// FFT_TOB
module FFT_TOB  # ( parameter   DEPTH_BUTTER_ONE    = 8    ,
                                DEPTH_BUTTER_TWO    = 4    ,
                                DEPTH_BUTTER_THREE  = 2    ,
                                DEPTH_BTTER_FOUR    = 1    ,  
                                WIDTH               = 16   ,
                                STAGES              = 6    ,
                                FIXED_POINT         = 11   )
( 
input     wire    signed      [WIDTH-1:0]     Input_re          ,
input     wire    signed      [WIDTH-1:0]     Input_Im          ,
input     wire                                cordic_Valid      ,
input     wire                                clk               ,
input     wire                                rst               ,
output    wire    signed      [WIDTH-1:0]     Output_FFT_Re     ,
output    wire    signed      [WIDTH-1:0]     Output_FFT_Im     ,
output    wire                                Data_Valid    
);
Settings: LEC_CHECK=0, ABC_AREA=1, CAP_MARGIN=20, CORE_MARGIN=2, CORE_UTILIZATION=70, CTS_CLUSTER_DIAMETER=255, HOLD_SLACK_MARGIN=0.3, SETUP_SLACK_MARGIN=-1.97, SLEW_MARGIN=20; clock period 19.9 ns.
run.sh (not shown) runs the stock make flow with config.mk's settings and CLKGATE_MAP_FILE=.
The first run ran to the end with violations: negative setup slack.
Change:
Settings changed: ABC_AREA 1 to not set, CORE_UTILIZATION 70 to 66, CTS_CLUSTER_DIAMETER 255 to not set, HOLD_SLACK_MARGIN 0.3 to not set, SETUP_SLACK_MARGIN -1.97 to not set.
Clock period 19.9 ns to 22.2 ns, I/O delays scaled along.
The changed run finished but fails on negative setup slack; cell area came out higher by about 1.5%; wire length came out lower by 4.3%; worst setup slack improved by 1000 ps; hold slack got worse by 16 ps; sequential share of layout area came out lower by 0.26 points; global-route usage came out lower by 4.6 points; die size came out higher by 5.2%; synthesized area came out lower by about 0.8%.
Change:
Settings changed: CORE_UTILIZATION 66 to 40.
Clock period 22.2 ns to 26.6 ns, I/O delays scaled along.
After rerunning: With this change the flow ran to the end with no violations. Routed wire length shrinks by about a fifth. Die area grows by well over a third. Final cell count grows by a few percent. Synthesized cell count stays the same. Via count shrinks by roughly a tenth. Clock skew shrinks by 6.0 ps.
Change:
Clock period 26.6 ns to 18.9 ns, I/O delays scaled along.
=>
- Now the flow completed and failed the layout checks on negative setup slack
- final area grows by 9.1%
- final cell count rose by 6.5%
- hold slack gains 79 ps

* * *

FFT_TOB again, from the RTL that the note above started with.
Settings: LEC_CHECK=0, ABC_AREA=1, CAP_MARGIN=20, CORE_ASPECT_RATIO=0.5, CORE_MARGIN=2, CORE_UTILIZATION=72, CTS_CLUSTER_DIAMETER=339, CTS_CLUSTER_SIZE=100, PLACE_DENSITY=0.39, SETUP_SLACK_MARGIN=3.66, SLEW_MARGIN=20; clock period 12.3 ns.
The starting point stopped in 5_1_grt.
Edit:
Settings changed: ABC_AREA 1 to unset, CORE_ASPECT_RATIO 0.5 to unset, CORE_UTILIZATION 72 to 64, CTS_CLUSTER_DIAMETER 339 to unset, CTS_CLUSTER_SIZE 100 to unset, PLACE_DENSITY 0.39 to unset, SETUP_SLACK_MARGIN 3.66 to unset.
Clock period 12.3 ns to 40.4 ns, I/O delays scaled along.
After rerunning: The changed run finished with timing, DRC and antenna clean. Area after synthesis is lower by about 0.8%. Die area is higher by about 11%. Synthesized cell count is lower by 15%.
Edit:
Settings changed: CORE_UTILIZATION 64 to 72, CTS_CLUSTER_DIAMETER set to 339, CTS_CLUSTER_SIZE set to 100, PLACE_DENSITY set to 0.39, SETUP_SLACK_MARGIN set to 3.66.
Clock period 40.4 ns to 12.3 ns, I/O delays scaled along.
The new run failed in 5_1_grt.
Synthesized area is unchanged.
Die area is lower by 11%.
Synthesized cell count stays the same.

* * *

Starting RTL as in the previous note.
// FFT_TOB
module FFT_TOB  # ( parameter   DEPTH_BUTTER_ONE    = 8    ,
                                DEPTH_BUTTER_TWO    = 4    ,
                                DEPTH_BUTTER_THREE  = 2    ,
                                DEPTH_BTTER_FOUR    = 1    ,  
                                WIDTH               = 16   ,
                                STAGES              = 6    ,
                                FIXED_POINT         = 11   )
( 
input     wire    signed      [WIDTH-1:0]     Input_re          ,
input     wire    signed      [WIDTH-1:0]     Input_Im          ,
input     wire                                cordic_Valid      ,
input     wire                                clk               ,
input     wire                                rst               ,
output    wire    signed      [WIDTH-1:0]     Output_FFT_Re     ,
output    wire    signed      [WIDTH-1:0]     Output_FFT_Im     ,
output    wire                                Data_Valid    
);
clock: 23.2 ns
lec_check: 0
abc_area: 1
cap_margin: 20
core_aspect_ratio: 1.05
core_margin: 2
core_utilization: 72
cts_cluster_diameter: 31
cts_cluster_size: 72
gpl_routability_driven: 1
hold_slack_margin: -0.08
max_routing_layer: met4
min_routing_layer: met1
place_density_lb_addon: 0.21
setup_slack_margin: 3.54
slew_margin: 25
tns_end_percent: 5
The starting point never finished: it broke off in global routing, error GRT-0232.
Change:
--- a/flow/config.mk
+++ b/flow/config.mk
@@ -7,3 +7,3 @@
 export LEC_CHECK = 0
-export ABC_AREA = 1
+export ABC_AREA = 0
 export CAP_MARGIN = 20
@@ -16,7 +16,6 @@
 export HOLD_SLACK_MARGIN = -0.08
-export MAX_ROUTING_LAYER = met4
 export MIN_ROUTING_LAYER = met1
-export PLACE_DENSITY_LB_ADDON = 0.21
-export SETUP_SLACK_MARGIN = 3.54
+export PLACE_DENSITY = 0.69
+export SETUP_SLACK_MARGIN = -2.0
 export SLEW_MARGIN = 25
-export TNS_END_PERCENT = 5
+export TNS_END_PERCENT = 30
==> flow/constraint.sdc (replaced) <==
create_clock -name core_clock -period 28.6 [get_ports {clk}]
set_input_delay 5.7200 -clock core_clock [delete_from_list [all_inputs] [get_ports {clk}]]
set_output_delay 5.7200 -clock core_clock [all_outputs]
set_load 0.01 [all_outputs]
=> Now the flow finished but fails on setup timing; area after synthesis shrinks slightly; die size goes down slightly; synthesized cell count is lower by about a fifth.
Change:
==> flow/config.mk (replaced) <==
export PLATFORM = sky130hd
export DESIGN_NAME = FFT_TOB
export DESIGN_NICKNAME = FFT_TOB
export VERILOG_FILES = /design/flow/design.v
export SDC_FILE = /design/flow/constraint.sdc
export NUM_CORES = 4
export LEC_CHECK = 0
export CAP_MARGIN = 20
export CORE_MARGIN = 2
export CORE_UTILIZATION = 60
export SETUP_SLACK_MARGIN = 4.56
export SLEW_MARGIN = 20
==> flow/constraint.sdc (replaced) <==
create_clock -name core_clock -period 16.0 [get_ports {clk}]
set_input_delay 3.2000 -clock core_clock [delete_from_list [all_inputs] [get_ports {clk}]]
set_output_delay 3.2000 -clock core_clock [all_outputs]
set_load 0.01 [all_outputs]
Effect:
- The changed run finished with setup timing left
- non-clock buffer count grows by 1002
- clock skew shrinks by 0.014 ns
- hold slack is worse by 0.0074 ns
- routed wire length grows by roughly a tenth
- synthesized cell count stays the same
- global-route usage shrinks by 5.0 points
- synthesized area is unchanged
- die area grows by about a fifth
- cell area grows by about a fifth
- count of clock-buffer cells in the layout shrinks by 32
Change:
--- a/flow/config.mk
+++ b/flow/config.mk
@@ -9,4 +9,6 @@
 export CORE_MARGIN = 2
-export CORE_UTILIZATION = 60
-export SETUP_SLACK_MARGIN = 4.56
+export CORE_UTILIZATION = 65
+export CTS_CLUSTER_SIZE = 43
+export SETUP_SLACK_MARGIN = -0.95
 export SLEW_MARGIN = 20
+export TNS_END_PERCENT = 5
==> flow/constraint.sdc (replaced) <==
create_clock -name core_clock -period 15.8 [get_ports {clk}]
set_input_delay 3.1600 -clock core_clock [delete_from_list [all_inputs] [get_ports {clk}]]
set_output_delay 3.1600 -clock core_clock [all_outputs]
set_load 0.01 [all_outputs]
Effect: The new run finished but failed the layout checks on setup timing. Global-route usage increases by 4.5 points. Count of clock-buffer cells in the layout increases by 2. Area after synthesis does not change. Setup slack got worse by 0.15 ns. Hold slack gets worse by 0.038 ns. Cell count goes down by 2.3%.

* * *

FFT_TOB again, from the RTL that the note above started with.
Settings: LEC_CHECK=0, ABC_AREA=0, CAP_MARGIN=20, CORE_ASPECT_RATIO=1.05, CORE_MARGIN=2, CORE_UTILIZATION=72, CTS_CLUSTER_DIAMETER=157, CTS_CLUSTER_SIZE=72, GPL_ROUTABILITY_DRIVEN=1, HOLD_SLACK_MARGIN=0.28, MIN_ROUTING_LAYER=met1, PLACE_DENSITY_LB_ADDON=0.0, SETUP_SLACK_MARGIN=4.67, SLEW_MARGIN=25, TNS_END_PERCENT=30; clock period 15.8 ns.
The baseline failed in global routing (5_1_grt), error GRT-0232.
Rerun with:
--- a/flow/config.mk
+++ b/flow/config.mk
@@ -13 +13 @@
-export CTS_CLUSTER_DIAMETER = 157
+export CTS_CLUSTER_DIAMETER = 27
@@ -16,0 +17 @@
+export MAX_ROUTING_LAYER = met4
@@ -21 +22 @@
-export TNS_END_PERCENT = 30
+export TNS_END_PERCENT = 80
This time the run died in clock tree synthesis (4_1_cts).
Area after synthesis does not change.
Die area stays the same.
Synthesized cell count does not change.
Rerun with:
--- a/flow/config.mk
+++ b/flow/config.mk
@@ -9 +9 @@
-export CAP_MARGIN = 20
+export CAP_MARGIN = 0
@@ -17 +16,0 @@
-export MAX_ROUTING_LAYER = met4
@@ -22 +21 @@
-export TNS_END_PERCENT = 80
+export TNS_END_PERCENT = 30
Now the flow failed in global routing (5_1_grt) on GRT-0116.
Synthesized cell count is unchanged.
Area after synthesis does not change.
Die size stays the same.
Rerun with:
--- a/flow/config.mk
+++ b/flow/config.mk
@@ -8,2 +8,2 @@
-export ABC_AREA = 0
-export CAP_MARGIN = 0
+export ABC_AREA = 1
+export CAP_MARGIN = 20
@@ -13 +13 @@
-export CTS_CLUSTER_DIAMETER = 27
+export CTS_CLUSTER_DIAMETER = 31
@@ -16 +16 @@
-export HOLD_SLACK_MARGIN = 0.28
+export HOLD_SLACK_MARGIN = -0.08
@@ -18,2 +18,2 @@
-export PLACE_DENSITY_LB_ADDON = 0.0
-export SETUP_SLACK_MARGIN = 4.67
+export PLACE_DENSITY_LB_ADDON = 0.21
+export SETUP_SLACK_MARGIN = 3.54
==> flow/constraint.sdc (replaced) <==
create_clock -name core_clock -period 28.6 [get_ports {clk}]
set_input_delay 5.7200 -clock core_clock [delete_from_list [all_inputs] [get_ports {clk}]]
set_output_delay 5.7200 -clock core_clock [all_outputs]
set_load 0.01 [all_outputs]
After rerunning: With this change the flow finished clean; synthesized cell count rose by 17%; area after synthesis rose by 0.78%; die size rose by 0.77%.
Rerun with:
==> flow/config.mk (replaced) <==
export PLATFORM = sky130hd
export DESIGN_NAME = FFT_TOB
export DESIGN_NICKNAME = FFT_TOB
export VERILOG_FILES = /design/flow/design.v
export SDC_FILE = /design/flow/constraint.sdc
export NUM_CORES = 4
export LEC_CHECK = 0
export CAP_MARGIN = 20
export CORE_MARGIN = 2
export CORE_UTILIZATION = 72
export CTS_CLUSTER_DIAMETER = 339
export CTS_CLUSTER_SIZE = 100
export SLEW_MARGIN = 20
==> flow/constraint.sdc (replaced) <==
create_clock -name core_clock -period 15.1 [get_ports {clk}]
set_input_delay 3.0200 -clock core_clock [delete_from_list [all_inputs] [get_ports {clk}]]
set_output_delay 3.0200 -clock core_clock [all_outputs]
set_load 0.01 [all_outputs]
With this change the flow never finished: it broke off in global routing (5_1_grt) (GRT-0232).
Synthesized cell count goes down by about a fifth.
Die area decreases slightly.
Area after synthesis shrinks slightly.
